==> design/flow/design.v <==
module fp1(sig1, sig2, exp1, exp2, sign1, sign2, signew, expnew, signnew);
input wire [10:0] sig1, sig2; 
input wire [3:0] exp1, exp2;
input wire sign1, sign2;
output wire [21:0] signew;
output wire [4:0] expnew;
output wire signnew;
assign expnew = exp1 + exp2 - 3'b111;
assign signew = sig1 * sig2;
assign signnew = sign1 ^ sign2;
endmodule
module fp2(sig, exp, sign, fp_result, under, over);
input wire [21:0] sig;
input wire [4:0] exp;
input wire sign;
output wire [15:0] fp_result;
output wire under, over;
reg [21:0] tempsig;
reg [4:0] tempexp;
reg underflow;
reg overflow;
always @(*)
begin
	if(sig[20]==1'b0)
		begin
			tempsig = sig >> 1;
			tempexp = exp + 1'b1;
		end
	else 
		begin
			tempsig = sig;
			tempexp = exp;
		end
	if (tempexp > 5'd24) underflow = 1'b1;
	else underflow = 1'b0;
	if (tempexp[4]==1) overflow = 1'b1;
	else overflow =1'b0;
end
assign fp_result = {sign, tempexp[3:0], tempsig[19:9] };
assign under = underflow;
assign over = overflow;
endmodule
module fp_mul(clk, op1, op2, result, under, over);
input wire clk;
input wire [15:0] op1, op2;
output reg [15:0] result;
output reg under, over;
reg [15:0] op1reg, op2reg;
wire [21:0] signew;
wire [4:0] expnew;
wire signnew;
wire [15:0] fp_result;
wire fp_under, fp_over;
always @(posedge clk)
begin
	op1reg <= op1;
	op2reg <= op2;
	result <= fp_result;
	under <= fp_under;
	over <= fp_over;
end
fp1 stage1(.sig1(op1reg[10:0]), .sig2(op2reg[10:0]), .exp1(op1reg[14:11]), .exp2(op2reg[14:11]),
	.sign1(op1reg[15]), .sign2(op2reg[15]), .signew(signew), .expnew(expnew), .signnew(signnew));
fp2 stage2(.sig(signew), .exp(expnew), .sign(signnew), .fp_result(fp_result), .under(fp_under), .over(fp_over));
endmodule
==> design/flow/run.sh <==
#!/bin/bash
# the make line also repeats each setting of config.mk as NAME=value (left out here)
make -C /OpenROAD-flow-scripts/flow DESIGN_CONFIG=/design/flow/config.mk WORK_HOME=/design/flow/orfs CLKGATE_MAP_FILE= finish
==> design/flow/config.mk <==
export PLATFORM = sky130hd
export DESIGN_NAME = fp_mul
export DESIGN_NICKNAME = fp_mul
export VERILOG_FILES = /design/flow/design.v
export SDC_FILE = /design/flow/constraint.sdc
export NUM_CORES = 4
export LEC_CHECK = 0
export ABC_AREA = 1
export CAP_MARGIN = 0
export CORE_MARGIN = 2
export CORE_UTILIZATION = 72
export CTS_CLUSTER_SIZE = 100
export PLACE_DENSITY = 0.38
export SETUP_SLACK_MARGIN = 0.21
export SLEW_MARGIN = 20
export TNS_END_PERCENT = 5
==> design/flow/constraint.sdc <==
create_clock -name core_clock -period 3.89 [get_ports {clk}]
set_input_delay 0.7780 -clock core_clock [delete_from_list [all_inputs] [get_ports {clk}]]
set_output_delay 0.7780 -clock core_clock [all_outputs]
set_load 0.01 [all_outputs]
==> impl_metrics.py, run 1 <==
# Auto-generated metrics
metrics = {
    "run_status": {
        "outcome": "aborted with a tool error",
        "haltStage": "global routing (5_1_grt)",
        "firstError": "[ERROR GRT-0232] Routing congestion too high. Check the congestion heatmap in the GUI.",
    },
    "clock_network": {
        "root_buffer": "clkbuf_8",
        "clk_path_buf_depth": 2,
        "cts_max_level": 2,
        "clkSinkCount": 50,
        "cts_hold_buf": 0,
        "cts_buffers": 5,
    },
    "yosys": {
        "ys.flops": 50,
        "ys_seq_share": 0.175,
        "avgSynthCellArea_um2": 7.66,
        "async_flop_share": 0,
        "synthMuxAreaShare": 0,
        "xor_area_frac": 0.0214,
        "fa_ha_area_frac": 0.411,
        "compound_area_frac": 0.0390,
        "dominantRegCellSynth": "dfxtp_1",
        "yosys_cells": 749,
        "yosys_warnings": 2,
        "ys_chip_area_um2": 5740,
        "synth.distinct_cells": 34,
        "synth_cells": 749,
        "syn_area_um2": 5740,
        "topCellsByArea": "fa_1, dfxtp_1, nand2_1",
        "synth-edff-count": 0,
        "top_area_cell": "fa_1",
        "yosysMostFrequentCell": "nand2_1",
        "top_cell_area_share": 0.276,
        "syn_nets": 923,
        "simple_gate_share": 0.203,
        "synthTopLogicFamily": "adder cells",
        "common_cells": "nand2_1, inv_1, fa_1",
    },
    "grt": {
        "grt.total_usage": 0.699,
        "gr-total-overflow": 18,
    },
    "placement": {
        "detailed_place_hpwl_mm": 13.1,
        "port_buffers": 50,
        "gp_congestion": 0.963,
        "dp_slack_ns": -0.960,
        "dpl_cell_area_um2": 7070,
    },
    "die": {
        "die_h_um": 93.3,
        "die_x_um": 93.3,
        "chip_area_um2": 8700,
        "num_rows": 32,
        "core-area_um2": 7730,
        "fp_util": 0.742,
        "pin_count": 51,
    },
}
## stage by stage
stage               TNS, ns   util  cells
detailed placement   -13.79  0.914    959
floorplan             -7.05      -    749
global placement     -11.63  0.914    959
CTS                  -13.56  0.940    971
## timing repair
action                     4_1_cts
pin swaps                        4
setup buffers                    4
resized                         17
setup endpoints to repair       17
## layer usage
metal  GRT overflow  GRT usage
met5              0      0.218
met4              8      0.722
met3              1      0.500
met2              9      0.918
met1              0      0.668
==> run 2, diff against run 1 <==
- ABC_AREA: 1 -> unset
- CAP_MARGIN: 0 -> 20
- CELL_PAD_IN_SITES_DETAIL_PLACEMENT: unset -> 2
- CORE_ASPECT_RATIO: unset -> 0.89
- CORE_MARGIN: 2 -> 9
- CORE_UTILIZATION: 72 -> 59
- CTS_CLUSTER_SIZE: 100 -> unset
- MAX_ROUTING_LAYER: unset -> met4
- PLACE_DENSITY: 0.38 -> 0.55
- SETUP_SLACK_MARGIN: 0.21 -> 0.26
- TNS_END_PERCENT: 5 -> 95
- clock period: 3.89 -> 5.3 ns (I/O delays scaled with it)
==> run 2 against run 1 <==
Effect of this change:
- synthesized area shrank 6.3%
- the flow stops in detailed placement (3_5_place_dp)
- synthesized cell count down 24%
- die size increased by 48%
==> impl_metrics.py, run 2 <==
# Auto-generated metrics
metrics = {
    "yosys": {
        "compound_area_frac": 0.0832,
        "yosys_cells": 566,
        "ys_seq_share": 0.186,
        "dominantRegCellSynth": "dfxtp_1",
        "fa_ha_area_frac": 0.439,
        "common_cells": "inv_1, fa_1, and2_1",
        "syn_nets": 740,
        "top_cell_area_share": 0.294,
        "synth-edff-count": 0,
        "yosysMostFrequentCell": "inv_1",
        "yosys_warnings": 2,
        "synthMuxAreaShare": 0.0105,
        "ys.flops": 50,
        "avgSynthCellArea_um2": 9.49,
        "xor_area_frac": 0.0307,
        "topCellsByArea": "fa_1, dfxtp_1, ha_1",
        "simple_gate_share": 0.155,
        "ys_chip_area_um2": 5370,
        "top_area_cell": "fa_1",
        "async_flop_share": 0,
        "synthTopLogicFamily": "adder cells",
        "synth.distinct_cells": 53,
        "synth_cells": 566,
        "syn_area_um2": 5370,
    },
    "die": {
        "core-area_um2": 8770,
        "die_h_um": 108,
        "num_rows": 32,
        "fp_util": 0.613,
        "die_x_um": 119,
        "pin_count": 51,
        "chip_area_um2": 12900,
    },
    "run_status": {
        "firstError": "[ERROR DPL-0033] detailed placement checks failed during check placement.",
        "outcome": "aborted with a tool error",
        "haltStage": "detailed placement (3_5_place_dp)",
    },
    "placement": {
        "gp_congestion": 0.918,
        "port_buffers": 50,
    },
}
run 2: stage by stage:
step	hold slack, ns	std cells	power [mW]
2_1_floorplan	0.406	566	2.40
3_3_place_gp	0.416	745	3.04
==> run 3, diff against run 2 <==
- ABC_AREA: unset -> 1
- CELL_PAD_IN_SITES_DETAIL_PLACEMENT: 2 -> 0
- CORE_ASPECT_RATIO: 0.89 -> 0.5
- CORE_MARGIN: 9 -> 2
- CORE_UTILIZATION: 59 -> 52
- CTS_CLUSTER_DIAMETER: unset -> 300
- CTS_CLUSTER_SIZE: unset -> 99
- MAX_ROUTING_LAYER: met4 -> unset
- PLACE_DENSITY: 0.55 -> unset
- PLACE_DENSITY_LB_ADDON: unset -> 0.29
- SETUP_SLACK_MARGIN: 0.26 -> -0.25
- TNS_END_PERCENT: 95 -> 70
- clock period: 5.3 -> 5.04 ns (I/O delays scaled with it)
==> run 3 against run 2 <==
Effect of this change:
- now fails the layout checks on negative setup slack
- synthesized cell count rose by 32%
- die size fell by 7.2%
- synthesized area rose by 6.8%
==> impl_metrics.py, run 3 <==
# Physical implementation metrics
metrics = {
    "pwr": {
        "seq_power_share": 0.146,
        "power_density_nw_per_um2": 549,
        "top_power_group": "combinational cells",
        "comb_power_mw": 2.76,
        "power_frac_clock": 0.110,
        "finalPower_mw": 3.71,
        "p_sw_frac": 0.498,
        "powerSeq_uw": 540,
        "p_switching_mw": 1.84,
        "p_int_mw": 1.86,
        "p_comb_frac": 0.744,
        "clk-power_uw": 407,
        "ir_worst_vdd_mv": 0.336,
        "leakage_nw": 3.97,
    },
    "yosys": {
        "top_cell_area_share": 0.276,
        "compound_area_frac": 0.0390,
        "syn_area_um2": 5740,
        "syn_nets": 923,
        "topCellsByArea": "fa_1, dfxtp_1, nand2_1",
        "synth_cells": 749,
        "synthMuxAreaShare": 0,
        "synth.distinct_cells": 34,
        "ys.flops": 50,
        "synth-edff-count": 0,
        "ys_seq_share": 0.175,
        "xor_area_frac": 0.0214,
        "yosys_warnings": 2,
        "avgSynthCellArea_um2": 7.66,
        "dominantRegCellSynth": "dfxtp_1",
        "ys_chip_area_um2": 5740,
        "top_area_cell": "fa_1",
        "yosys_cells": 749,
        "async_flop_share": 0,
        "yosysMostFrequentCell": "nand2_1",
        "common_cells": "nand2_1, inv_1, fa_1",
        "synthTopLogicFamily": "adder cells",
        "fa_ha_area_frac": 0.411,
        "simple_gate_share": 0.203,
    },
    "worst_setup_path": {
        "cp_num_cells": 23,
        "critPathRequiredTime_ns": 5.28,
        "path_buffers": 5,
        "critPathCaptureType": "register",
        "timing.reg2reg.setup_slack_ns": -0.001,
        "cpMaxStageDelayCell": "fa_1",
        "crit_end": "under$_DFF_P_",
        "reg2reg_from": "op2reg[4]$_DFF_P_",
        "cp-startpoint": "op2reg[4]$_DFF_P_",
        "r2r_end": "under$_DFF_P_",
        "critical_path.top_delay_family": "adder cells",
        "critPathMaxFanout": 5,
        "crit_type": "reg -> reg",
        "worstPathCellList": "buf_4 -> nand2_1 -> fa_1 -> fa_1 -> fa_1 -> inv_1 -> fa_1 -> inv_1 -> fa_1 -> inv_1 -> ha_1 -> nand2_1 -> nand2_1 -> a21oi_1 -> nand2_1 -> nand2_1 -> nand4_1 -> buf_4 -> nand3_1 -> nand2_1 -> nand2_1 -> nor2_1 -> nor2_1",
        "cp_common_cell": "nand2_1",
        "cp-start-kind": "register",
        "rr_worst_depth": 23,
        "slowest_delay_ns": 0.53,
        "cp.arrival_ns": 5.28,
    },
    "final_timing": {
        "setup_viol": 1,
        "max_freq_mhz": 198,
        "final.setup_skew_ns": 0.00618,
        "slew_viol_final": 0,
        "timing.hold.ws_ns": 0.425,
        "finalCritPeriodShare": 1.00,
        "hold_viol_final": 0,
        "layout_setup_ws_ns": -0.00132,
        "slew_headroom": 0.726,
        "worst_pin_slew_ns": 0.411,
        "tns_ns": -0.00132,
        "fin_crit_ns": 5.04,
    },
    "routing": {
        "drc": 0,
        "wire_per_inst_um": 12.2,
        "vias_per_cell": 4.79,
        "dr.pass1.iters": 5,
        "vias": 4586,
        "antenna_cells": 0,
        "wl_mm": 11.7,
        "ant_nets": 0,
        "dr.first_iter.drc_count": 247,
    },
    "clock_network": {
        "clk_path_buf_depth": 2,
        "cts_hold_buf": 0,
        "cts_tree": "yes",
        "clock_latency_ns": 0.30,
        "cts_max_level": 2,
        "cts_resized": 0,
        "cts_buffers": 5,
        "root_buffer": "clkbuf_16",
        "postCtsSetupRepairBufs": 0,
        "clkSinkCount": 50,
        "clk_pin_slew_ns": 0.08,
    },
    "die": {
        "num_rows": 27,
        "die_x_um": 153,
        "fp_util": 0.527,
        "die_h_um": 78.3,
        "pin_count": 51,
        "core-area_um2": 10900,
        "chip_area_um2": 11900,
    },
    "hold_path": {
        "holdPathStages": 1,
        "hp-start": "op2reg[15]$_DFF_P_",
        "min_path_type": "reg -> reg",
        "worstHoldEndpoint": "result[15]$_DFF_P_",
    },
    "cells_and_area": {
        "fin_nets": 986,
        "syn_to_final_growth_pct": 17.6,
        "post-route-util": 0.620,
        "fillers": 989,
    },
    "placement": {
        "detailed_place_hpwl_mm": 9.96,
        "port_buffers": 50,
        "gp_congestion": 0.904,
    },
    "grt": {
        "grt.total_usage": 0.213,
        "gr-total-overflow": 0,
        "antenna_found_initial": 0,
        "grt_max_degree": 18,
        "grt_pass1_wl_mm": 20.6,
        "first_global_vias": 4488,
    },
    "run_status": {
        "so_faults": "negative setup slack",
        "outcome": "complete, but fails checks",
    },
    "run": {
        "warnings": 26,
        "max_cap_violations": 0,
    },
}
## run 3: per-stage QoR
step | area [µm²] | setup slack [ns] | cells
final | 6750 | -0.00132 | 958
after global routing | 6750 | -0.267 | 958
after floorplan | 5740 | 0.161 | 749
after detailed placement | 6560 | -0.0229 | 950
after CTS | 6730 | -0.0831 | 958
after global placement | 6560 | 0.0779 | 950
## run 3: layer usage
layer | part of all wire | GRT usage
met1 | 0.48 | 0.298
met2 | 0.46 | 0.354
met3 | 0.057 | 0.0375
met4 | 0.0069 | 0.0370
met5 | 0 | 0
## run 3: layout make-up
type	instances	area, µm²	share of cell area
multi-input cells	474	3870	0.574
repair buffers	80	751	0.111
clock inverters	3	47.5	0.00705
flip-flops and latches	50	1010	0.150
clock buffers	5	125	0.0185
inverters	201	754	0.112
well taps	145	181	0.0269
==> run 4, diff against run 3 <==
- CAP_MARGIN: 20 -> 5
- CELL_PAD_IN_SITES_DETAIL_PLACEMENT: 0 -> unset
- CORE_ASPECT_RATIO: 0.5 -> unset
- CORE_UTILIZATION: 52 -> 71
- CTS_CLUSTER_DIAMETER: 300 -> 199
- CTS_CLUSTER_SIZE: 99 -> 35
- HOLD_SLACK_MARGIN: unset -> -0.09
- PLACE_DENSITY_LB_ADDON: 0.29 -> unset
- SETUP_SLACK_MARGIN: -0.25 -> unset
- TNS_END_PERCENT: 70 -> unset
- clock period: 5.04 -> 4.25 ns (I/O delays scaled with it)
==> run 4 against run 3 <==
Effect of this change:
- the flow now stops in global routing (5_1_grt)
- die size fell by 26%
- synthesized cell count unchanged
- synthesized area unchanged
==> impl_metrics.py, run 4 <==
# Auto-generated metrics
metrics = {
    "run_status": {
        "outcome": "aborted with a tool error",
        "haltStage": "global routing (5_1_grt)",
        "firstError": "[ERROR GRT-0116] Global routing finished with congestion. Check the congestion regions in the DRC Viewer.",
    },
    "yosys": {
        "top_cell_area_share": 0.276,
        "fa_ha_area_frac": 0.411,
        "synth-edff-count": 0,
        "ys.flops": 50,
        "yosys_cells": 749,
        "topCellsByArea": "fa_1, dfxtp_1, nand2_1",
        "simple_gate_share": 0.203,
        "synthMuxAreaShare": 0,
        "syn_nets": 923,
        "xor_area_frac": 0.0214,
        "syn_area_um2": 5740,
        "compound_area_frac": 0.0390,
        "dominantRegCellSynth": "dfxtp_1",
        "ys_seq_share": 0.175,
        "avgSynthCellArea_um2": 7.66,
        "synth_cells": 749,
        "ys_chip_area_um2": 5740,
        "async_flop_share": 0,
        "common_cells": "nand2_1, inv_1, fa_1",
        "synth.distinct_cells": 34,
        "top_area_cell": "fa_1",
        "yosys_warnings": 2,
        "yosysMostFrequentCell": "nand2_1",
        "synthTopLogicFamily": "adder cells",
    },
    "clock_network": {
        "cts_hold_buf": 0,
        "cts_buffers": 5,
        "root_buffer": "clkbuf_8",
        "clkSinkCount": 50,
        "cts_max_level": 2,
        "clk_path_buf_depth": 2,
    },
    "placement": {
        "port_buffers": 50,
        "dp_slack_ns": -0.584,
        "dp.cells": 948,
        "detailed_place_hpwl_mm": 13.0,
        "gp_congestion": 1.00,
    },
    "die": {
        "num_rows": 32,
        "fp_util": 0.738,
        "die_x_um": 93.9,
        "die_h_um": 93.9,
        "chip_area_um2": 8810,
        "pin_count": 51,
        "core-area_um2": 7770,
    },
    "grt": {
        "grt.total_usage": 0.671,
        "gr-total-overflow": 9,
    },
}
## run 4: timing repair
| item | CTS |
|---|---|
| buffers inserted | 17 |
| gates resized | 75 |
| endpoints found under the hold margin | 0 |
| endpoints found under the setup margin | 17 |
| pin swaps | 29 |
| gates cloned | 2 |
## run 4: stage by stage
| stage | TNS (ns) | area (µm²) | hold WS (ns) |
|---|---|---|---|
| CTS | -6.90 | 7500 | 0.431 |
| detailed placement | -8.26 | 7000 | 0.414 |
| global placement | -4.99 | 7000 | 0.409 |
| floorplan | -1.00 | 6070 | 0.406 |
## run 4: metal layers
metal  global-route usage  GRT overflow
met2                0.900             2
met1                0.655             0
met4                0.667             7
met3                0.470             0
met5               0.0385             0
==> run 5, diff against run 4 <==
- CAP_MARGIN: 5 -> 20
- CORE_UTILIZATION: 71 -> 72
- CTS_CLUSTER_DIAMETER: 199 -> unset
- CTS_CLUSTER_SIZE: 35 -> 74
- PLACE_DENSITY_LB_ADDON: unset -> 0.26
- SETUP_SLACK_MARGIN: unset -> -0.06
- clock period: 4.25 -> 4.77 ns (I/O delays scaled with it)
==> run 5 against run 4 <==
Effect of this change:
- the run again fails in global routing (5_1_grt)
- synthesized area is the same
- synthesized cell count is the same
- die size shrank 1.3%
==> impl_metrics.py, run 5 <==
# Auto-generated metrics
metrics = {
    "run_status": {
        "haltStage": "global routing (5_1_grt)",
        "outcome": "aborted with a tool error",
        "firstError": "[ERROR GRT-0232] Routing congestion too high. Check the congestion heatmap in the GUI.",
    },
    "die": {
        "pin_count": 51,
        "core-area_um2": 7730,
        "fp_util": 0.742,
        "num_rows": 32,
        "die_x_um": 93.3,
        "chip_area_um2": 8700,
        "die_h_um": 93.3,
    },
    "placement": {
        "port_buffers": 50,
        "detailed_place_hpwl_mm": 11.7,
        "dp_slack_ns": -0.249,
        "gp_congestion": 0.882,
    },
    "yosys": {
        "xor_area_frac": 0.0214,
        "synth_cells": 749,
        "ys_seq_share": 0.175,
        "avgSynthCellArea_um2": 7.66,
        "synthTopLogicFamily": "adder cells",
        "dominantRegCellSynth": "dfxtp_1",
        "ys.flops": 50,
        "synth-edff-count": 0,
        "yosysMostFrequentCell": "nand2_1",
        "synthMuxAreaShare": 0,
        "syn_area_um2": 5740,
        "top_area_cell": "fa_1",
        "yosys_cells": 749,
        "topCellsByArea": "fa_1, dfxtp_1, nand2_1",
        "simple_gate_share": 0.203,
        "yosys_warnings": 2,
        "syn_nets": 923,
        "top_cell_area_share": 0.276,
        "fa_ha_area_frac": 0.411,
        "ys_chip_area_um2": 5740,
        "synth.distinct_cells": 34,
        "async_flop_share": 0,
        "compound_area_frac": 0.0390,
        "common_cells": "nand2_1, inv_1, fa_1",
    },
    "clock_network": {
        "clkSinkCount": 50,
        "cts_hold_buf": 0,
        "cts_buffers": 5,
        "cts_max_level": 2,
        "root_buffer": "clkbuf_8",
        "clk_path_buf_depth": 2,
    },
    "grt": {
        "gr-total-overflow": 716,
        "grt.total_usage": 0.943,
    },
}
-- run 5: repair_timing --
item,4_1_cts
setup endpoints to repair,17
pin swaps,35
gates cloned,1
gates resized,62
setup buffers,13
-- run 5: routing by layer --
layer  global-route usage  overflow
met4                 1.15       191
met5                0.244         1
met1                0.825         4
met3                0.627         4
met2                 1.28       516
-- run 5: stage by stage --
stage                     cells  area (µm²)  hold WS (ns)
after CTS                   952        7160         0.433
after detailed placement    930        6690         0.417
after floorplan             749        5740         0.406
after global placement      930        6690         0.413
==> run 6, diff against run 5 <==
- ABC_AREA: 1 -> unset
- CORE_UTILIZATION: 72 -> 40
- CTS_CLUSTER_SIZE: 74 -> unset
- HOLD_SLACK_MARGIN: -0.09 -> unset
- PLACE_DENSITY_LB_ADDON: 0.26 -> unset
- SETUP_SLACK_MARGIN: -0.06 -> 0.19
- clock period: 4.77 -> 5.15 ns (I/O delays scaled with it)
==> run 6 against run 5 <==
Effect of this change:
- now clean on timing, DRC and antenna
- synthesized area decreased by 6.3%
- synthesized cell count decreased by 24%
- die size increased by 65%
==> impl_metrics.py, run 6 <==
# Physical implementation metrics
metrics = {
    "final_timing": {
        "rsz0062_at_grt": "yes",
        "layout_setup_ws_ns": 0.0811,
        "hold_viol_final": 0,
        "slew_headroom": 0.735,
        "max_freq_mhz": 197,
        "worst_pin_slew_ns": 0.394,
        "final.setup_skew_ns": 0.0156,
        "slew_viol_final": 0,
        "setup_viol": 0,
        "fin_crit_ns": 5.07,
        "finalCritPeriodShare": 0.984,
        "tns_ns": 0,
    },
    "yosys": {
        "xor_area_frac": 0.0307,
        "yosys_cells": 566,
        "ys.flops": 50,
        "yosysMostFrequentCell": "inv_1",
        "synth-edff-count": 0,
        "dominantRegCellSynth": "dfxtp_1",
        "top_cell_area_share": 0.294,
        "syn_nets": 740,
        "synth_cells": 566,
        "compound_area_frac": 0.0832,
        "common_cells": "inv_1, fa_1, and2_1",
        "simple_gate_share": 0.155,
        "avgSynthCellArea_um2": 9.49,
        "ys_chip_area_um2": 5370,
        "fa_ha_area_frac": 0.439,
        "async_flop_share": 0,
        "yosys_warnings": 2,
        "synthMuxAreaShare": 0.0105,
        "top_area_cell": "fa_1",
        "topCellsByArea": "fa_1, dfxtp_1, ha_1",
        "synth.distinct_cells": 53,
        "ys_seq_share": 0.186,
        "synthTopLogicFamily": "adder cells",
        "syn_area_um2": 5370,
    },
    "pwr": {
        "power_frac_clock": 0.095,
        "top_power_group": "combinational cells",
        "leakage_nw": 3.35,
        "comb_power_mw": 3.33,
        "p_int_mw": 2.42,
        "ir_worst_vdd_mv": 0.380,
        "seq_power_share": 0.124,
        "finalPower_mw": 4.26,
        "clk-power_uw": 404,
        "p_comb_frac": 0.781,
        "p_switching_mw": 1.84,
        "powerSeq_uw": 528,
        "power_density_nw_per_um2": 606,
        "p_sw_frac": 0.432,
    },
    "clock_network": {
        "cts_max_level": 2,
        "cts_hold_buf": 0,
        "cts_tree": "yes",
        "clk_path_buf_depth": 2,
        "clock_latency_ns": 0.31,
        "clkSinkCount": 50,
        "cts_buffers": 5,
        "root_buffer": "clkbuf_16",
        "clk_pin_slew_ns": 0.09,
    },
    "grt": {
        "grt.total_usage": 0.179,
        "grt_max_degree": 18,
        "first_global_vias": 4318,
        "antenna_found_initial": 0,
        "grt_pass1_wl_mm": 20.3,
        "gr-total-overflow": 0,
    },
    "die": {
        "die_x_um": 120,
        "fp_util": 0.407,
        "core-area_um2": 13200,
        "pin_count": 51,
        "chip_area_um2": 14400,
        "num_rows": 42,
        "die_h_um": 120,
    },
    "cells_and_area": {
        "post-route-util": 0.533,
        "syn_to_final_growth_pct": 30.8,
        "fillers": 1204,
        "fin_nets": 831,
    },
    "placement": {
        "dp_slack_ns": -0.196,
        "detailed_place_hpwl_mm": 9.94,
        "gp_congestion": 0.865,
        "port_buffers": 50,
    },
    "hold_path": {
        "min_path_type": "reg -> reg",
        "hp-start": "op1reg[15]$_DFF_P_",
        "holdPathStages": 1,
        "worstHoldEndpoint": "result[15]$_DFF_P_",
    },
    "worst_setup_path": {
        "rr_worst_depth": 21,
        "cp-start-kind": "register",
        "crit_type": "reg -> reg",
        "cp.arrival_ns": 5.30,
        "slowest_delay_ns": 0.54,
        "timing.reg2reg.setup_slack_ns": 0.08,
        "cp_num_cells": 21,
        "r2r_end": "result[3]$_DFF_P_",
        "critPathCaptureType": "register",
        "cpMaxStageDelayCell": "fa_1",
        "critical_path.top_delay_family": "adder cells",
        "reg2reg_from": "op2reg[2]$_DFF_P_",
        "worstPathCellList": "buf_12 -> buf_6 -> nand2_2 -> fa_1 -> inv_2 -> fa_1 -> fa_1 -> fa_1 -> inv_2 -> fa_1 -> inv_2 -> ha_4 -> and3_4 -> and3_4 -> o211a_1 -> o21ai_2 -> buf_4 -> a31oi_4 -> nor2_4 -> buf_8 -> a221oi_2",
        "cp-startpoint": "op2reg[2]$_DFF_P_",
        "cp_common_cell": "fa_1",
        "critPathRequiredTime_ns": 5.38,
        "critPathMaxFanout": 8,
        "path_buffers": 7,
        "crit_end": "result[3]$_DFF_P_",
    },
    "routing": {
        "met3_length_um": 392,
        "dr.pass1.iters": 5,
        "ant_nets": 0,
        "drc": 0,
        "m1WireLength_mm": 5.15,
        "wl_met2_mm": 6.34,
        "antenna_cells": 0,
        "wl_mm": 12.2,
        "vias": 4025,
        "vias_per_cell": 4.83,
        "wire_per_inst_um": 14.6,
        "dr.first_iter.drc_count": 115,
        "top_layer": "met4",
    },
    "run": {
        "warnings": 28,
        "max_cap_violations": 0,
    },
    "run_status": {
        "outcome": "complete, no violations",
    },
}
## run 6: layout make-up
cell class	instances	area (µm²)	area share
Timing Repair Buffer	108	1000	0.143
Tap cell	176	220	0.0313
Sequential cell	50	1040	0.149
Multi-Input combinational cell	382	4170	0.594
Inverter	110	413	0.0588
Clock inverter	3	48.8	0.00695
Clock buffer	5	125	0.0178
## run 6: through the flow
step                cells  area (µm²)  hold slack, ns
floorplan             566        5610           0.406
global placement      810        6430           0.415
detailed placement    810        6430           0.414
CTS                   829        6900           0.425
global route          834        7030           0.449
finish                834        7030           0.422
## run 6: metal layers
metal,global-route usage,vias to the layer above
met5,0,-
met4,0.0603,0
met3,0.0238,14
met2,0.318,61
met1,0.224,1999
li1,-,1951
## run 6: timing repair
item | CTS | global route
endpoints found under the setup margin | 17 | 17
setup buffers | 11 | 5
pin swaps | 27 | 12
gates resized | 63 | 21
==> run 7, diff against run 6 <==
- SETUP_SLACK_MARGIN: 0.19 -> unset
- clock period: 5.15 -> 7.92 ns (I/O delays scaled with it)
==> run 7 against run 6 <==
Effect of this change:
- worst setup slack better by 1.9 ns
- combinational power is 53% lower
- largest cell class unchanged
- sequential power shrank 34%
- power decreased by 49%
- synthesized cell count is the same
- via count shrank 3.3%
==> impl_metrics.py, run 7 <==
# Physical implementation metrics
metrics = {
    "yosys": {
        "dominantRegCellSynth": "dfxtp_1",
        "top_area_cell": "fa_1",
        "synth.distinct_cells": 53,
        "yosysMostFrequentCell": "inv_1",
        "topCellsByArea": "fa_1, dfxtp_1, ha_1",
        "simple_gate_share": 0.155,
        "syn_area_um2": 5370,
        "yosys_warnings": 2,
        "synthTopLogicFamily": "adder cells",
        "top_cell_area_share": 0.294,
        "synthMuxAreaShare": 0.0105,
        "fa_ha_area_frac": 0.439,
        "yosys_cells": 566,
        "ys_chip_area_um2": 5370,
        "ys_seq_share": 0.186,
        "synth-edff-count": 0,
        "compound_area_frac": 0.0832,
        "avgSynthCellArea_um2": 9.49,
        "async_flop_share": 0,
        "synth_cells": 566,
        "ys.flops": 50,
        "xor_area_frac": 0.0307,
        "common_cells": "inv_1, fa_1, and2_1",
        "syn_nets": 740,
    },
    "worst_setup_path": {
        "critical_path.top_delay_family": "adder cells",
        "r2r_end": "result[12]$_DFF_P_",
        "rr_worst_depth": 16,
        "cp_common_cell": "fa_1",
        "cp.arrival_ns": 6.15,
        "cp_num_cells": 16,
        "crit_type": "reg -> reg",
        "critPathRequiredTime_ns": 8.10,
        "slowest_delay_ns": 0.61,
        "path_buffers": 2,
        "critPathMaxFanout": 13,
        "cpMaxStageDelayCell": "dfxtp_1",
        "cp-start-kind": "register",
        "worstPathCellList": "and2_1 -> fa_1 -> fa_1 -> fa_1 -> fa_1 -> inv_1 -> fa_1 -> inv_1 -> ha_1 -> a21oi_1 -> o21ai_1 -> a31o_2 -> o21ai_1 -> a31oi_2 -> nor2_2 -> mux2_1",
        "timing.reg2reg.setup_slack_ns": 1.95,
        "critPathCaptureType": "register",
        "cp-startpoint": "op2reg[8]$_DFF_P_",
        "crit_end": "result[12]$_DFF_P_",
        "reg2reg_from": "op2reg[8]$_DFF_P_",
    },
    "grt": {
        "first_global_vias": 4121,
        "gr-total-overflow": 0,
        "grt.total_usage": 0.174,
        "antenna_found_initial": 0,
        "grt_pass1_wl_mm": 19.7,
        "grt_max_degree": 17,
    },
    "cells_and_area": {
        "final_cell_area_um2": 6180,
        "post-route-util": 0.469,
        "seqCellArea_um2": 1000,
        "fin_cells": 777,
        "syn_to_final_growth_pct": 15.0,
        "fin_nets": 774,
        "comb_area_um2": 3860,
        "fillers": 1273,
    },
    "clock_network": {
        "postCtsSetupRepairBufs": 0,
        "clk_path_buf_depth": 2,
        "clk_pin_slew_ns": 0.07,
        "cts_tree": "yes",
        "cts_resized": 0,
        "cts_buffers": 5,
        "clock_latency_ns": 0.30,
        "cts_max_level": 2,
        "clkSinkCount": 50,
        "cts_hold_buf": 0,
        "root_buffer": "clkbuf_16",
    },
    "pwr": {
        "top_power_group": "combinational cells",
        "comb_power_mw": 1.55,
        "p_switching_uw": 965,
        "clk-power_uw": 261,
        "p_sw_frac": 0.447,
        "p_int_mw": 1.20,
        "power_density_nw_per_um2": 349,
        "finalPower_mw": 2.16,
        "leakage_nw": 3.03,
        "ir_worst_vdd_mv": 0.213,
        "p_comb_frac": 0.716,
        "power_frac_clock": 0.121,
        "seq_power_share": 0.163,
        "powerSeq_uw": 351,
    },
    "placement": {
        "dpl_cell_area_um2": 6000,
        "dp.cells": 769,
        "port_buffers": 50,
        "gp_congestion": 0.837,
        "detailed_place_hpwl_mm": 9.27,
    },
    "routing": {
        "wire_per_inst_um": 14.6,
        "wl_mm": 11.3,
        "vias_per_cell": 5.01,
        "dr.pass1.iters": 5,
        "top_layer": "met4",
        "vias": 3894,
        "antenna_cells": 0,
        "wl_met2_mm": 5.73,
        "met3_length_um": 553,
        "m1WireLength_mm": 4.89,
        "drc": 0,
        "dr.first_iter.drc_count": 167,
        "ant_nets": 0,
    },
    "final_timing": {
        "slew_headroom": 0.548,
        "worst_pin_slew_ns": 0.678,
        "tns_ns": 0,
        "setup_viol": 0,
        "final.setup_skew_ns": 0.00810,
        "hold_viol_final": 0,
        "rsz0062_at_grt": "no",
        "slew_viol_final": 0,
        "max_freq_mhz": 167,
        "finalCritPeriodShare": 0.754,
        "fin_crit_ns": 5.97,
    },
    "die": {
        "die_h_um": 120,
        "fp_util": 0.407,
        "core-area_um2": 13200,
        "pin_count": 51,
        "die_x_um": 120,
        "num_rows": 42,
        "chip_area_um2": 14400,
    },
    "hold_path": {
        "holdPathStages": 1,
        "hp-start": "op1reg[15]$_DFF_P_",
        "worstHoldEndpoint": "result[15]$_DFF_P_",
        "min_path_type": "reg -> reg",
    },
    "run": {
        "warnings": 26,
        "max_cap_violations": 0,
    },
    "run_status": {
        "outcome": "complete, no violations",
    },
}
run 7: stage by stage:
step                setup slack, ns  hold WS [ns]
floorplan                      2.61         0.406
global placement               2.04         0.415
detailed placement             1.96         0.411
CTS                            1.92         0.425
global route                   1.53         0.446
finish                         1.95         0.423
run 7: area by class of cell:
class	instances	area share
clock buffer	6	0.0225
sequential	50	0.162
multi-input combinational	382	0.625
inverter	110	0.0668
timing repair buffer	51	0.0822
tap	176	0.0356
clock inverter	2	0.00628
run 7: per-layer routing:
metal / GRT usage / vias to the layer above
met5: 0 / -
met4: 0.0507 / 0
met2: 0.297 / 81
met3: 0.0309 / 9
li1: - / 1839
met1: 0.225 / 1965
==> run 8, diff against run 7 <==
- CORE_UTILIZATION: 40 -> 68
- SETUP_SLACK_MARGIN: unset -> -0.06
- clock period: 7.92 -> 5.01 ns (I/O delays scaled with it)
==> run 8 against run 7 <==
Effect of this change:
- now fails the layout checks on negative setup slack
- clock power grew 21%
- core utilization increased by 45 points
- worst hold slack improved by 0.0013 ns
- clock skew rose by 0.0041 ns
- critical endpoint is now result[13]$_DFF_P_
==> impl_metrics.py, run 8 <==
# Physical implementation metrics
metrics = {
    "run_status": {
        "outcome": "complete, but fails checks",
        "so_faults": "negative setup slack",
    },
    "clock_network": {
        "clk_pin_slew_ns": 0.11,
        "cts_max_level": 2,
        "clock_latency_ns": 0.32,
        "cts_buffers": 5,
        "clk_path_buf_depth": 2,
        "root_buffer": "clkbuf_8",
        "clkSinkCount": 50,
        "cts_tree": "yes",
    },
    "cells_and_area": {
        "post-route-util": 0.921,
        "fin_nets": 846,
        "syn_to_final_growth_pct": 31.7,
        "fillers": 282,
    },
    "die": {
        "fp_util": 0.699,
        "core-area_um2": 7690,
        "die_h_um": 92.9,
        "die_x_um": 92.9,
        "chip_area_um2": 8630,
        "pin_count": 51,
        "num_rows": 32,
    },
    "routing": {
        "vias": 4668,
        "ant_nets": 0,
        "wl_mm": 16.1,
        "dr.pass1.iters": 8,
        "wire_per_inst_um": 20.8,
        "antenna_cells": 0,
        "dr.first_iter.drc_count": 276,
        "drc": 0,
        "vias_per_cell": 6.02,
    },
    "grt": {
        "grt_max_degree": 18,
        "grt.total_usage": 0.310,
        "met3_usage": 0.0415,
        "grt_pass1_wl_mm": 20.8,
        "first_global_vias": 4592,
        "top_usage_layer": "met2",
        "gr-usage-met1": 0.367,
        "use_met2": 0.569,
        "antenna_found_initial": 0,
        "gr-total-overflow": 0,
    },
    "pwr": {
        "p_int_mw": 2.54,
        "powerSeq_uw": 545,
        "top_power_group": "combinational cells",
        "ir_worst_vdd_mv": 0.478,
        "comb_power_mw": 4.06,
        "p_switching_mw": 2.37,
        "power_frac_clock": 0.064,
        "p_comb_frac": 0.825,
        "seq_power_share": 0.111,
        "power_density_nw_per_um2": 695,
        "clk-power_uw": 315,
        "p_sw_frac": 0.482,
        "leakage_nw": 3.41,
        "finalPower_mw": 4.92,
    },
    "worst_setup_path": {
        "reg2reg_from": "op1reg[7]$_DFF_P_",
        "critPathMaxFanout": 8,
        "cp-start-kind": "register",
        "crit_end": "result[13]$_DFF_P_",
        "cp_num_cells": 20,
        "cpMaxStageDelayCell": "fa_1",
        "critical_path.top_delay_family": "adder cells",
        "path_buffers": 6,
        "slowest_delay_ns": 0.57,
        "worstPathCellList": "nand2_1 -> fa_1 -> inv_1 -> fa_1 -> fa_1 -> fa_1 -> inv_2 -> fa_1 -> inv_2 -> ha_4 -> a21oi_4 -> o21ai_4 -> a31oi_4 -> a21boi_2 -> o31ai_2 -> buf_4 -> buf_4 -> buf_6 -> nand3_1 -> xnor2_1",
        "rr_worst_depth": 20,
        "critPathCaptureType": "register",
        "r2r_end": "result[13]$_DFF_P_",
        "crit_type": "reg -> reg",
        "critPathRequiredTime_ns": 5.26,
        "timing.reg2reg.setup_slack_ns": -0.38,
        "cp.arrival_ns": 5.64,
        "cp-startpoint": "op1reg[7]$_DFF_P_",
        "cp_common_cell": "fa_1",
    },
    "final_timing": {
        "setup_viol": 17,
        "final.setup_skew_ns": 0.0122,
        "slew_headroom": 0.673,
        "fin_crit_ns": 5.39,
        "hold_viol_final": 0,
        "rsz0062_at_grt": "yes",
        "max_freq_mhz": 186,
        "timing.hold.ws_ns": 0.424,
        "slew_viol_final": 0,
        "worst_pin_slew_ns": 0.487,
        "layout_setup_ws_ns": -0.379,
        "finalCritPeriodShare": 1.08,
    },
    "yosys": {
        "yosysMostFrequentCell": "inv_1",
        "top_cell_area_share": 0.294,
        "ys_seq_share": 0.186,
        "common_cells": "inv_1, fa_1, and2_1",
        "yosys_cells": 566,
        "dominantRegCellSynth": "dfxtp_1",
        "synth_cells": 566,
        "compound_area_frac": 0.0832,
        "ys.flops": 50,
        "top_area_cell": "fa_1",
        "fa_ha_area_frac": 0.439,
        "syn_nets": 740,
        "simple_gate_share": 0.155,
        "async_flop_share": 0,
        "yosys_warnings": 2,
        "avgSynthCellArea_um2": 9.49,
        "xor_area_frac": 0.0307,
        "synthMuxAreaShare": 0.0105,
        "syn_area_um2": 5370,
        "synth-edff-count": 0,
        "topCellsByArea": "fa_1, dfxtp_1, ha_1",
        "synthTopLogicFamily": "adder cells",
        "ys_chip_area_um2": 5370,
        "synth.distinct_cells": 53,
    },
    "hold_path": {
        "worstHoldEndpoint": "result[15]$_DFF_P_",
        "min_path_type": "reg -> reg",
        "holdPathStages": 1,
        "hp-start": "op1reg[15]$_DFF_P_",
    },
    "run": {
        "warnings": 30,
        "max_cap_violations": 0,
    },
    "placement": {
        "detailed_place_hpwl_mm": 10.1,
        "port_buffers": 50,
        "gp_congestion": 0.900,
    },
}
-- run 8: metal layers --
layer / part of all wire / vias to the layer above
met5: 0 / -
met4: 0.061 / 0
met3: 0.067 / 114
met2: 0.52 / 283
met1: 0.36 / 2285
li1: - / 1986
-- run 8: metrics by stage --
step	setup WS [ns]	std cells	area, µm²	TNS (ns)
after floorplan	-0.0598	566	5490	-0.207
after global placement	-0.214	758	6450	-2.34
after detailed placement	-0.334	758	6450	-3.73
after CTS	-0.0874	766	6670	-0.587
after global routing	-0.519	775	7080	-6.77
final	-0.379	775	7080	-4.63
-- run 8: timing repair --
item                                    4_1_cts  5_1_grt
endpoints found under the setup margin       17       17
gates resized                                33       76
hold buffers                                  0        0
buffers inserted                              0        9
pin swaps                                    10       29
hold endpoints to repair                      0        0
-- run 8: final cells by class --
cell class / instances / area [µm²] / share of cell area
clock buffer: 5 / 68.8 / 0.00972
clock inverter: 3 / 48.8 / 0.00690
inverter: 110 / 413 / 0.0583
multi-input combinational: 382 / 4270 / 0.603
sequential: 50 / 1050 / 0.149
tap: 102 / 128 / 0.0180
timing repair buffer: 123 / 1100 / 0.155
==> run 9, diff against run 8 <==
- ABC_AREA: unset -> 1
- CORE_UTILIZATION: 68 -> 71
- CTS_CLUSTER_DIAMETER: unset -> 371
- CTS_CLUSTER_SIZE: unset -> 10
- SETUP_SLACK_MARGIN: -0.06 -> 0.29
- clock period: 5.01 -> 1.59 ns (I/O delays scaled with it)
==> run 9 against run 8 <==
Effect of this change:
- die size grew 2.2%
- synthesized area increased by 6.8%
- synthesized cell count up 32%
- the flow now stops in clock tree synthesis (4_1_cts)
==> impl_metrics.py, run 9 <==
# Auto-generated metrics
metrics = {
    "run_status": {
        "outcome": "aborted with a tool error",
        "haltStage": "clock tree synthesis (4_1_cts)",
        "firstError": "[ERROR DPL-0033] detailed placement checks failed during check placement.",
    },
    "yosys": {
        "topCellsByArea": "fa_1, dfxtp_1, nand2_1",
        "simple_gate_share": 0.203,
        "syn_nets": 923,
        "yosys_warnings": 2,
        "yosysMostFrequentCell": "nand2_1",
        "yosys_cells": 749,
        "synth-edff-count": 0,
        "syn_area_um2": 5740,
        "dominantRegCellSynth": "dfxtp_1",
        "synth_cells": 749,
        "top_area_cell": "fa_1",
        "fa_ha_area_frac": 0.411,
        "synthTopLogicFamily": "adder cells",
        "synth.distinct_cells": 34,
        "compound_area_frac": 0.0390,
        "ys_seq_share": 0.175,
        "async_flop_share": 0,
        "avgSynthCellArea_um2": 7.66,
        "ys_chip_area_um2": 5740,
        "common_cells": "nand2_1, inv_1, fa_1",
        "ys.flops": 50,
        "xor_area_frac": 0.0214,
        "synthMuxAreaShare": 0,
        "top_cell_area_share": 0.276,
    },
    "placement": {
        "dp_slack_ns": -3.44,
        "gp_congestion": 0.947,
        "port_buffers": 50,
        "dp.cells": 960,
        "detailed_place_hpwl_mm": 13.2,
    },
    "die": {
        "fp_util": 0.738,
        "die_h_um": 93.9,
        "die_x_um": 93.9,
        "chip_area_um2": 8810,
        "num_rows": 32,
        "core-area_um2": 7770,
        "pin_count": 51,
    },
}
[run 9: metrics by stage]
| step | util | setup TNS [ns] | power, mW | instance area, µm² | hold slack, ns |
|---|---|---|---|---|---|
| floorplan | - | -46.06 | 9.29 | 6070 | 0.346 |
| global placement | 0.915 | -50.69 | 13.1 | 7100 | 0.409 |
| detailed placement | 0.915 | -56.01 | 13.9 | 7100 | 0.419 |
==> run 10, diff against run 9 <==
- ABC_AREA: 1 -> unset
- CORE_UTILIZATION: 71 -> 68
- CTS_CLUSTER_DIAMETER: 371 -> unset
- CTS_CLUSTER_SIZE: 10 -> 41
- SETUP_SLACK_MARGIN: 0.29 -> -0.26
- clock period: 1.59 -> 3.9 ns (I/O delays scaled with it)
==> run 10 against run 9 <==
Effect of this change:
- the layout now fails its checks (negative setup slack)
- die size fell by 2.1%
- synthesized area is 6.3% lower
- synthesized cell count shrank 24%
==> impl_metrics.py, run 10 <==
# Physical implementation metrics
metrics = {
    "cells_and_area": {
        "fin_cells": 811,
        "final_cell_area_um2": 7380,
        "syn_to_final_growth_pct": 37.5,
        "fin_nets": 882,
    },
    "yosys": {
        "common_cells": "inv_1, fa_1, and2_1",
        "yosys_warnings": 2,
        "dominantRegCellSynth": "dfxtp_1",
        "synth_cells": 566,
        "synth.distinct_cells": 53,
        "async_flop_share": 0,
        "yosys_cells": 566,
        "synth-edff-count": 0,
        "topCellsByArea": "fa_1, dfxtp_1, ha_1",
        "ys_seq_share": 0.186,
        "avgSynthCellArea_um2": 9.49,
        "yosysMostFrequentCell": "inv_1",
        "synthMuxAreaShare": 0.0105,
        "syn_area_um2": 5370,
        "simple_gate_share": 0.155,
        "ys.flops": 50,
        "fa_ha_area_frac": 0.439,
        "top_area_cell": "fa_1",
        "synthTopLogicFamily": "adder cells",
        "xor_area_frac": 0.0307,
        "ys_chip_area_um2": 5370,
        "top_cell_area_share": 0.294,
        "syn_nets": 740,
        "compound_area_frac": 0.0832,
    },
    "routing": {
        "vias_per_cell": 6.70,
        "wl_mm": 22.5,
        "vias": 5437,
        "wire_per_inst_um": 27.7,
        "drc": 0,
        "dr.pass1.iters": 14,
        "ant_nets": 0,
        "dr.first_iter.drc_count": 765,
        "antenna_cells": 0,
    },
    "final_timing": {
        "hold_viol_final": 0,
        "worst_pin_slew_ns": 0.533,
        "setup_viol": 17,
        "max_freq_mhz": 177,
        "slew_viol_final": 0,
        "final.setup_skew_ns": 0.0147,
        "layout_setup_ws_ns": -1.75,
        "finalCritPeriodShare": 1.45,
        "tns_ns": -26.52,
        "fin_crit_ns": 5.65,
        "slew_headroom": 0.642,
        "rsz0062_at_grt": "yes",
    },
    "die": {
        "pin_count": 51,
        "die_h_um": 92.9,
        "num_rows": 32,
        "core-area_um2": 7690,
        "fp_util": 0.699,
        "die_x_um": 92.9,
        "chip_area_um2": 8630,
    },
    "worst_setup_path": {
        "rr_worst_depth": 18,
        "cp-startpoint": "op1reg[7]$_DFF_P_",
        "cp-start-kind": "register",
        "critPathRequiredTime_ns": 4.15,
        "cp_num_cells": 18,
        "path_buffers": 4,
        "cp.arrival_ns": 5.90,
        "crit_type": "reg -> reg",
        "critical_path.top_delay_family": "adder cells",
        "reg2reg_from": "op1reg[7]$_DFF_P_",
        "critPathCaptureType": "register",
        "crit_end": "result[3]$_DFF_P_",
        "cp_common_cell": "fa_1",
        "slowest_delay_ns": 0.57,
        "cpMaxStageDelayCell": "fa_1",
        "worstPathCellList": "nand2_2 -> fa_1 -> fa_1 -> inv_1 -> fa_1 -> fa_1 -> inv_1 -> fa_1 -> inv_2 -> ha_4 -> a21oi_4 -> o21ai_4 -> a31o_4 -> o21ai_4 -> nand4_1 -> buf_6 -> a32o_1 -> a221oi_2",
        "critPathMaxFanout": 8,
        "timing.reg2reg.setup_slack_ns": -1.75,
        "r2r_end": "result[3]$_DFF_P_",
    },
    "pwr": {
        "top_power_group": "combinational cells",
        "leakage_nw": 3.58,
        "p_sw_frac": 0.503,
        "clk-power_uw": 364,
        "finalPower_mw": 7.19,
        "power_frac_clock": 0.051,
        "p_int_mw": 3.58,
        "p_comb_frac": 0.851,
        "power_density_nw_per_um2": 974,
        "seq_power_share": 0.099,
        "p_switching_mw": 3.62,
        "ir_worst_vdd_mv": 0.784,
        "powerSeq_uw": 709,
        "comb_power_mw": 6.12,
    },
    "grt": {
        "gr-total-overflow": 0,
        "grt_max_degree": 19,
        "grt_pass1_wl_mm": 26.0,
        "first_global_vias": 5336,
        "grt.total_usage": 0.398,
        "antenna_found_initial": 1,
    },
    "clock_network": {
        "clkSinkCount": 50,
        "cts_max_level": 2,
        "cts_tree": "yes",
        "clk_pin_slew_ns": 0.11,
        "cts_buffers": 5,
        "root_buffer": "clkbuf_8",
        "clk_path_buf_depth": 2,
        "clock_latency_ns": 0.36,
    },
    "hold_path": {
        "min_path_type": "reg -> reg",
        "holdPathStages": 1,
        "hp-start": "op1reg[15]$_DFF_P_",
        "worstHoldEndpoint": "result[15]$_DFF_P_",
    },
    "run_status": {
        "outcome": "complete, but fails checks",
        "so_faults": "negative setup slack",
    },
    "placement": {
        "dpl_cell_area_um2": 6650,
        "gp_congestion": 0.893,
        "dp.cells": 772,
        "port_buffers": 50,
        "detailed_place_hpwl_mm": 10.6,
    },
    "run": {
        "max_cap_violations": 0,
        "warnings": 32,
    },
}
==> run 10: cell type report <==
cell class / instances / area [µm²]
Sequential cell: 50 / 1070
Tap cell: 102 / 128
Multi-Input combinational cell: 382 / 4320
Inverter: 110 / 413
Clock inverter: 3 / 28.8
Clock buffer: 5 / 68.8
Timing Repair Buffer: 159 / 1360
Fill cell: 165 / 303
==> run 10: routing by layer <==
layer | GRT usage | vias up | wire (µm)
li1 | - | 2055 | -
met3 | 0.0708 | 286 | 2490
met4 | 0.268 | 0 | 2920
met1 | 0.432 | 2528 | 6910
met2 | 0.703 | 568 | 10200
met5 | 0 | - | 0
==> run 10: timing repair <==
action,in CTS,in global routing
buffers inserted,14,17
pin swaps,31,29
hold endpoints to repair,0,0
resized,69,40
hold buffers,0,0
gates cloned,1,0
setup endpoints to repair,17,17
==> run 10: stage by stage <==
stage | worst slack [ns] | utilization | hold WS [ns]
4_1_cts | -1.09 | 0.920 | 0.439
6_report | -1.75 | 0.961 | 0.433
3_3_place_gp | -1.17 | 0.866 | 0.409
3_5_place_dp | -1.37 | 0.866 | 0.423
5_1_grt | -1.86 | 0.961 | 0.469
2_1_floorplan | -0.972 | - | 0.406
==> run 11, diff against run 10 <==
- ABC_AREA: unset -> 1
- CELL_PAD_IN_SITES_DETAIL_PLACEMENT: unset -> 0
- CORE_ASPECT_RATIO: unset -> 0.83
- CORE_UTILIZATION: 68 -> 71
- CTS_CLUSTER_DIAMETER: unset -> 46
- CTS_CLUSTER_SIZE: 41 -> 73
- HOLD_SLACK_MARGIN: unset -> 0.28
- SETUP_SLACK_MARGIN: -0.26 -> 1.29
- SLEW_MARGIN: 20 -> 35
- TNS_END_PERCENT: unset -> 70
- clock period: 3.9 -> 5.04 ns (I/O delays scaled with it)
==> run 11 against run 10 <==
Effect of this change:
- the flow now stops in global routing (5_1_grt)
- synthesized cell count is 32% higher
- die size increased by 2.2%
- synthesized area up 6.8%
==> impl_metrics.py, run 11 <==
# Auto-generated metrics
metrics = {
    "clock_network": {
        "clkSinkCount": 50,
        "clk_path_buf_depth": 2,
        "cts_buffers": 5,
        "root_buffer": "clkbuf_8",
        "cts_max_level": 2,
    },
    "yosys": {
        "simple_gate_share": 0.203,
        "dominantRegCellSynth": "dfxtp_1",
        "xor_area_frac": 0.0214,
        "compound_area_frac": 0.0390,
        "fa_ha_area_frac": 0.411,
        "ys_chip_area_um2": 5740,
        "yosys_warnings": 2,
        "avgSynthCellArea_um2": 7.66,
        "synth_cells": 749,
        "topCellsByArea": "fa_1, dfxtp_1, nand2_1",
        "syn_nets": 923,
        "synth-edff-count": 0,
        "synthTopLogicFamily": "adder cells",
        "yosysMostFrequentCell": "nand2_1",
        "synth.distinct_cells": 34,
        "common_cells": "nand2_1, inv_1, fa_1",
        "ys.flops": 50,
        "top_cell_area_share": 0.276,
        "synthMuxAreaShare": 0,
        "yosys_cells": 749,
        "ys_seq_share": 0.175,
        "async_flop_share": 0,
        "syn_area_um2": 5740,
        "top_area_cell": "fa_1",
    },
    "die": {
        "die_x_um": 103,
        "core-area_um2": 7730,
        "chip_area_um2": 8820,
        "fp_util": 0.742,
        "num_rows": 29,
        "die_h_um": 85.9,
        "pin_count": 51,
    },
    "grt": {
        "grt.total_usage": 0.749,
        "gr-total-overflow": 62,
    },
    "placement": {
        "dp.cells": 888,
        "gp_congestion": 0.944,
        "port_buffers": 50,
        "detailed_place_hpwl_mm": 10.9,
    },
    "run_status": {
        "haltStage": "global routing (5_1_grt)",
        "firstError": "[ERROR GRT-0232] Routing congestion too high. Check the congestion heatmap in the GUI.",
        "outcome": "aborted with a tool error",
    },
}
==> run 11: metrics by stage <==
step | util | hold slack, ns | total power [mW] | setup slack [ns] | area, µm²
floorplan | - | 0.406 | 2.93 | 0.693 | 6070
CTS | 0.928 | 0.431 | 4.48 | 0.392 | 7170
detailed placement | 0.838 | 0.422 | 3.66 | 0.159 | 6480
global placement | 0.838 | 0.417 | 3.60 | 0.255 | 6480
==> run 11: routing by layer <==
layer	global-route usage	overflow
met5	0.213	0
met4	0.758	27
met1	0.748	0
met3	0.600	0
met2	0.909	35
==> run 11: timing repair <==
action | CTS
buffers inserted | 39
hold buffers | 0
resized | 69
setup endpoints to repair | 17
gates cloned | 2
pin swaps | 29
==> run 12, diff against run 11 <==
- ABC_AREA: 1 -> unset
- CELL_PAD_IN_SITES_DETAIL_PLACEMENT: 0 -> unset
- CORE_ASPECT_RATIO: 0.83 -> unset
- CORE_UTILIZATION: 71 -> 60
- CTS_CLUSTER_DIAMETER: 46 -> unset
- CTS_CLUSTER_SIZE: 73 -> unset
- HOLD_SLACK_MARGIN: 0.28 -> unset
- SETUP_SLACK_MARGIN: 1.29 -> unset
- SLEW_MARGIN: 35 -> 20
- TNS_END_PERCENT: 70 -> unset
- clock period: 5.04 -> 1.94 ns (I/O delays scaled with it)
==> run 12 against run 11 <==
Effect of this change:
- the layout now fails its checks (negative setup slack)
- die size increased by 10%
- synthesized area shrank 6.3%
- synthesized cell count down 24%
==> impl_metrics.py, run 12 <==
# Physical implementation metrics
metrics = {
    "clock_network": {
        "clk_pin_slew_ns": 0.11,
        "clk_path_buf_depth": 2,
        "cts_max_level": 2,
        "root_buffer": "clkbuf_8",
        "cts_tree": "yes",
        "clkSinkCount": 50,
        "cts_hold_buf": 0,
        "cts_buffers": 5,
        "clock_latency_ns": 0.32,
    },
    "worst_setup_path": {
        "timing.reg2reg.setup_slack_ns": -3.21,
        "critPathRequiredTime_ns": 2.17,
        "r2r_end": "result[3]$_DFF_P_",
        "rr_worst_depth": 20,
        "reg2reg_from": "op2reg[2]$_DFF_P_",
        "cp.arrival_ns": 5.38,
        "path_buffers": 6,
        "crit_type": "reg -> reg",
        "critical_path.top_delay_family": "adder cells",
        "cp-startpoint": "op2reg[2]$_DFF_P_",
        "critPathMaxFanout": 8,
        "cp-start-kind": "register",
        "worstPathCellList": "buf_6 -> buf_16 -> nand2_1 -> fa_1 -> inv_1 -> fa_1 -> fa_1 -> fa_1 -> inv_1 -> fa_2 -> inv_1 -> ha_4 -> a21oi_2 -> o21ai_2 -> a31o_2 -> o21ai_4 -> nand4_1 -> buf_6 -> a32o_1 -> a221oi_2",
        "slowest_delay_ns": 0.55,
        "cpMaxStageDelayCell": "fa_2",
        "cp_common_cell": "fa_1",
        "cp_num_cells": 20,
        "critPathCaptureType": "register",
        "crit_end": "result[3]$_DFF_P_",
    },
    "yosys": {
        "synthMuxAreaShare": 0.0105,
        "compound_area_frac": 0.0832,
        "synthTopLogicFamily": "adder cells",
        "async_flop_share": 0,
        "yosysMostFrequentCell": "inv_1",
        "yosys_warnings": 2,
        "fa_ha_area_frac": 0.439,
        "top_cell_area_share": 0.294,
        "xor_area_frac": 0.0307,
        "yosys_cells": 566,
        "avgSynthCellArea_um2": 9.49,
        "top_area_cell": "fa_1",
        "ys.flops": 50,
        "topCellsByArea": "fa_1, dfxtp_1, ha_1",
        "syn_area_um2": 5370,
        "ys_chip_area_um2": 5370,
        "ys_seq_share": 0.186,
        "syn_nets": 740,
        "synth.distinct_cells": 53,
        "synth-edff-count": 0,
        "dominantRegCellSynth": "dfxtp_1",
        "synth_cells": 566,
        "common_cells": "inv_1, fa_1, and2_1",
        "simple_gate_share": 0.155,
    },
    "final_timing": {
        "slew_headroom": 0.729,
        "finalCritPeriodShare": 2.65,
        "rsz0062_at_grt": "yes",
        "hold_viol_final": 0,
        "setup_viol": 17,
        "final.setup_skew_ns": 0.0136,
        "timing.hold.ws_ns": 0.425,
        "slew_viol_final": 0,
        "worst_pin_slew_ns": 0.404,
        "max_freq_mhz": 194,
        "tns_ns": -52.34,
        "layout_setup_ws_ns": -3.21,
        "fin_crit_ns": 5.15,
    },
    "routing": {
        "dr.first_iter.drc_count": 187,
        "wire_per_inst_um": 16.2,
        "antenna_cells": 0,
        "drc": 0,
        "vias_per_cell": 5.36,
        "ant_nets": 0,
        "vias": 4354,
        "dr.pass1.iters": 4,
        "wl_mm": 13.2,
    },
    "pwr": {
        "clk-power_uw": 701,
        "power_frac_clock": 0.057,
        "p_switching_mw": 5.58,
        "leakage_nw": 3.59,
        "top_power_group": "combinational cells",
        "comb_power_mw": 10.3,
        "p_sw_frac": 0.450,
        "powerSeq_mw": 1.40,
        "seq_power_share": 0.113,
        "ir_worst_vdd_mv": 1.30,
        "p_comb_frac": 0.830,
        "p_int_mw": 6.81,
        "power_density_nw_per_um2": 1680,
    },
    "grt": {
        "grt_pass1_wl_mm": 21.7,
        "grt.total_usage": 0.278,
        "first_global_vias": 4706,
        "gr-total-overflow": 0,
        "grt_max_degree": 19,
        "antenna_found_initial": 0,
    },
    "placement": {
        "gp_congestion": 0.864,
        "dp.cells": 785,
        "port_buffers": 50,
        "detailed_place_hpwl_mm": 9.93,
    },
    "die": {
        "chip_area_um2": 9720,
        "die_x_um": 98.6,
        "die_h_um": 98.6,
        "pin_count": 51,
        "core-area_um2": 8720,
        "num_rows": 34,
        "fp_util": 0.616,
    },
    "hold_path": {
        "hp-start": "op1reg[15]$_DFF_P_",
        "holdPathStages": 1,
        "min_path_type": "reg -> reg",
        "worstHoldEndpoint": "result[15]$_DFF_P_",
    },
    "cells_and_area": {
        "fin_cells": 812,
        "syn_to_final_growth_pct": 37.1,
        "fin_nets": 877,
        "fillers": 493,
    },
    "run": {
        "warnings": 31,
        "max_cap_violations": 0,
    },
    "run_status": {
        "so_faults": "negative setup slack",
        "outcome": "complete, but fails checks",
    },
}
run 12: through the flow:
| stage | power, mW | worst slack, ns | utilization | cell area [µm²] |
|---|---|---|---|---|
| after floorplan | 7.03 | -2.93 | - | 5690 |
| after global placement | 9.47 | -3.16 | 0.771 | 6730 |
| after detailed placement | 9.65 | -3.28 | 0.771 | 6730 |
| after CTS | 11.6 | -3.09 | 0.823 | 7170 |
| after global routing | 13.3 | -3.34 | 0.844 | 7360 |
| final | 12.4 | -3.21 | 0.844 | 7360 |
run 12: area by class of cell:
class | count | area (µm²) | area share
clock inverter | 3 | 28.8 | 0.00391
multi-input combinational | 382 | 4280 | 0.581
tap | 108 | 135 | 0.0183
clock buffer | 5 | 68.8 | 0.00934
timing repair buffer | 154 | 1390 | 0.189
sequential | 50 | 1050 | 0.143
inverter | 110 | 413 | 0.0561
run 12: timing repair:
action	in CTS	in global routing
resized	65	36
buffers inserted	7	10
setup endpoints to repair	17	17
pin swaps	34	24
gates cloned	2	0
run 12: metal layers:
metal / vias to the layer above / wire [µm] / global-route usage
met5: - / 0 / 0
met4: 0 / 269 / 0.0664
li1: 2049 / - / -
met3: 23 / 417 / 0.0312
met1: 2191 / 5120 / 0.342
met2: 91 / 7370 / 0.520
==> run 13, diff against run 12 <==
- ABC_AREA: unset -> 1
- CELL_PAD_IN_SITES_DETAIL_PLACEMENT: unset -> 0
- CORE_ASPECT_RATIO: unset -> 0.83
- CORE_UTILIZATION: 60 -> 45
- CTS_CLUSTER_DIAMETER: unset -> 300
- CTS_CLUSTER_SIZE: unset -> 99
- GPL_ROUTABILITY_DRIVEN: unset -> 0
- PLACE_DENSITY: unset -> 0.35
- SETUP_SLACK_MARGIN: unset -> -0.25
- SLEW_MARGIN: 20 -> 35
- TNS_END_PERCENT: unset -> 5
- clock period: 1.94 -> 5.04 ns (I/O delays scaled with it)
==> run 13 against run 12 <==
Effect of this change:
- the run now finishes clean
- global-route usage down 6.9 points
- core utilization down 30 points
- worst setup slack better by 3.3 ns
- power down 69%
- sequential power down 62%
- non-clock buffer count down 69
- design area down 7.9%
- largest power group unchanged
- highest routed layer unchanged
==> impl_metrics.py, run 13 <==
# Physical implementation metrics
metrics = {
    "run_status": {
        "outcome": "complete, no violations",
    },
    "pwr": {
        "p_switching_mw": 1.90,
        "comb_power_mw": 2.87,
        "power_density_nw_per_um2": 564,
        "top_power_group": "combinational cells",
        "p_sw_frac": 0.497,
        "ir_worst_vdd_mv": 0.343,
        "leakage_nw": 3.99,
        "power_frac_clock": 0.109,
        "clk-power_uw": 419,
        "powerSeq_uw": 539,
        "p_comb_frac": 0.750,
        "p_int_mw": 1.92,
        "seq_power_share": 0.141,
    },
    "run": {
        "max_cap_violations": 0,
        "warnings": 28,
    },
    "final_timing": {
        "fin_crit_ns": 4.93,
        "slew_headroom": 0.722,
        "finalCritPeriodShare": 0.978,
        "final.setup_skew_ns": 0.0162,
        "worst_pin_slew_ns": 0.416,
        "hold_viol_final": 0,
        "setup_viol": 0,
        "layout_setup_ws_ns": 0.110,
        "slew_viol_final": 0,
        "max_freq_mhz": 203,
    },
    "grt": {
        "gr-total-overflow": 0,
        "grt_pass1_wl_mm": 22.4,
        "antenna_found_initial": 0,
        "first_global_vias": 4831,
        "grt_max_degree": 17,
        "grt.total_usage": 0.209,
    },
    "routing": {
        "ant_nets": 0,
        "vias_per_cell": 4.64,
        "dr.pass1.iters": 4,
        "drc": 0,
        "vias": 4516,
        "wire_per_inst_um": 12.7,
        "dr.first_iter.drc_count": 200,
        "wl_mm": 12.4,
        "antenna_cells": 0,
    },
    "worst_setup_path": {
        "reg2reg_from": "op1reg[8]$_DFF_P_",
        "cp-start-kind": "register",
        "critPathMaxFanout": 14,
        "cp.arrival_ns": 5.13,
        "cp_num_cells": 22,
        "timing.reg2reg.setup_slack_ns": 0.11,
        "slowest_delay_ns": 0.54,
        "path_buffers": 4,
        "worstPathCellList": "nand2_1 -> fa_1 -> inv_1 -> fa_1 -> fa_1 -> fa_1 -> inv_1 -> fa_1 -> inv_1 -> ha_1 -> nand2_2 -> inv_1 -> a21oi_1 -> nand2_1 -> nand2_1 -> nand3_2 -> nand2_2 -> nand2_4 -> nand2_1 -> o21ai_2 -> nor2_1 -> nor2_1",
        "r2r_end": "under$_DFF_P_",
        "cpMaxStageDelayCell": "fa_1",
        "rr_worst_depth": 22,
        "critPathRequiredTime_ns": 5.24,
        "critPathCaptureType": "register",
        "critical_path.top_delay_family": "adder cells",
        "crit_type": "reg -> reg",
        "cp_common_cell": "fa_1",
        "cp-startpoint": "op1reg[8]$_DFF_P_",
        "crit_end": "under$_DFF_P_",
    },
    "clock_network": {
        "cts_buffers": 5,
        "clk_pin_slew_ns": 0.07,
        "clkSinkCount": 50,
        "postCtsSetupRepairBufs": 0,
        "clock_latency_ns": 0.31,
        "clk_path_buf_depth": 2,
        "root_buffer": "clkbuf_16",
        "cts_max_level": 2,
        "cts_tree": "yes",
    },
    "die": {
        "die_h_um": 107,
        "chip_area_um2": 13700,
        "num_rows": 37,
        "die_x_um": 128,
        "core-area_um2": 12400,
        "fp_util": 0.462,
        "pin_count": 51,
    },
    "yosys": {
        "synth_cells": 749,
        "ys.flops": 50,
        "synth-edff-count": 0,
        "ys_chip_area_um2": 5740,
        "yosysMostFrequentCell": "nand2_1",
        "ys_seq_share": 0.175,
        "topCellsByArea": "fa_1, dfxtp_1, nand2_1",
        "synth.distinct_cells": 34,
        "yosys_cells": 749,
        "async_flop_share": 0,
        "xor_area_frac": 0.0214,
        "yosys_warnings": 2,
        "dominantRegCellSynth": "dfxtp_1",
        "common_cells": "nand2_1, inv_1, fa_1",
        "top_area_cell": "fa_1",
        "top_cell_area_share": 0.276,
        "avgSynthCellArea_um2": 7.66,
        "fa_ha_area_frac": 0.411,
        "synthMuxAreaShare": 0,
        "syn_nets": 923,
        "synthTopLogicFamily": "adder cells",
        "syn_area_um2": 5740,
        "simple_gate_share": 0.203,
        "compound_area_frac": 0.0390,
    },
    "hold_path": {
        "holdPathStages": 1,
        "min_path_type": "reg -> reg",
        "hp-start": "op1reg[15]$_DFF_P_",
        "worstHoldEndpoint": "result[15]$_DFF_P_",
    },
    "placement": {
        "dp_slack_ns": -0.0837,
        "detailed_place_hpwl_mm": 10.8,
        "port_buffers": 50,
        "dpl_cell_area_um2": 6580,
    },
    "cells_and_area": {
        "final_cell_area_um2": 6780,
        "fin_nets": 991,
        "fillers": 1202,
        "syn_to_final_growth_pct": 18.3,
    },
}
==> run 13: cell type report <==
cell class                 instances  area (µm²)  area share
tap                              156         195      0.0288
multi-input combinational        474        3870       0.571
clock inverter                     2        38.8     0.00572
inverter                         201         754       0.111
clock buffer                       6         139      0.0205
sequential                        50        1020       0.150
timing repair buffer              85         763       0.113
==> run 13: stage by stage <==
step / cells / utilization / TNS [ns] / hold WS (ns) / total power [mW]
final: 974 / 0.547 / 0 / 0.425 / 3.83
after floorplan: 749 / - / 0 / 0.406 / 2.57
after CTS: 974 / 0.545 / -0.170 / 0.430 / 3.87
after global placement: 966 / 0.531 / 0 / 0.413 / 3.42
after global routing: 974 / 0.547 / -2.00 / 0.462 / 4.35
after detailed placement: 966 / 0.531 / -0.184 / 0.415 / 3.42
==> run 13: metal layers <==
metal,global-route usage,wire length (µm),share of wire,up-vias
met5,0,0,0,-
met4,0.0620,238,0.019,0
met3,0.0269,476,0.038,16
met2,0.354,5690,0.46,80
met1,0.281,5990,0.48,2125
li1,-,-,-,2295
==> run 13: repair_timing <==
action,CTS,global route
hold buffers,0,0
setup endpoints to repair,0,15
gates resized,0,14
Power is estimated from default activity; no workload was simulated.
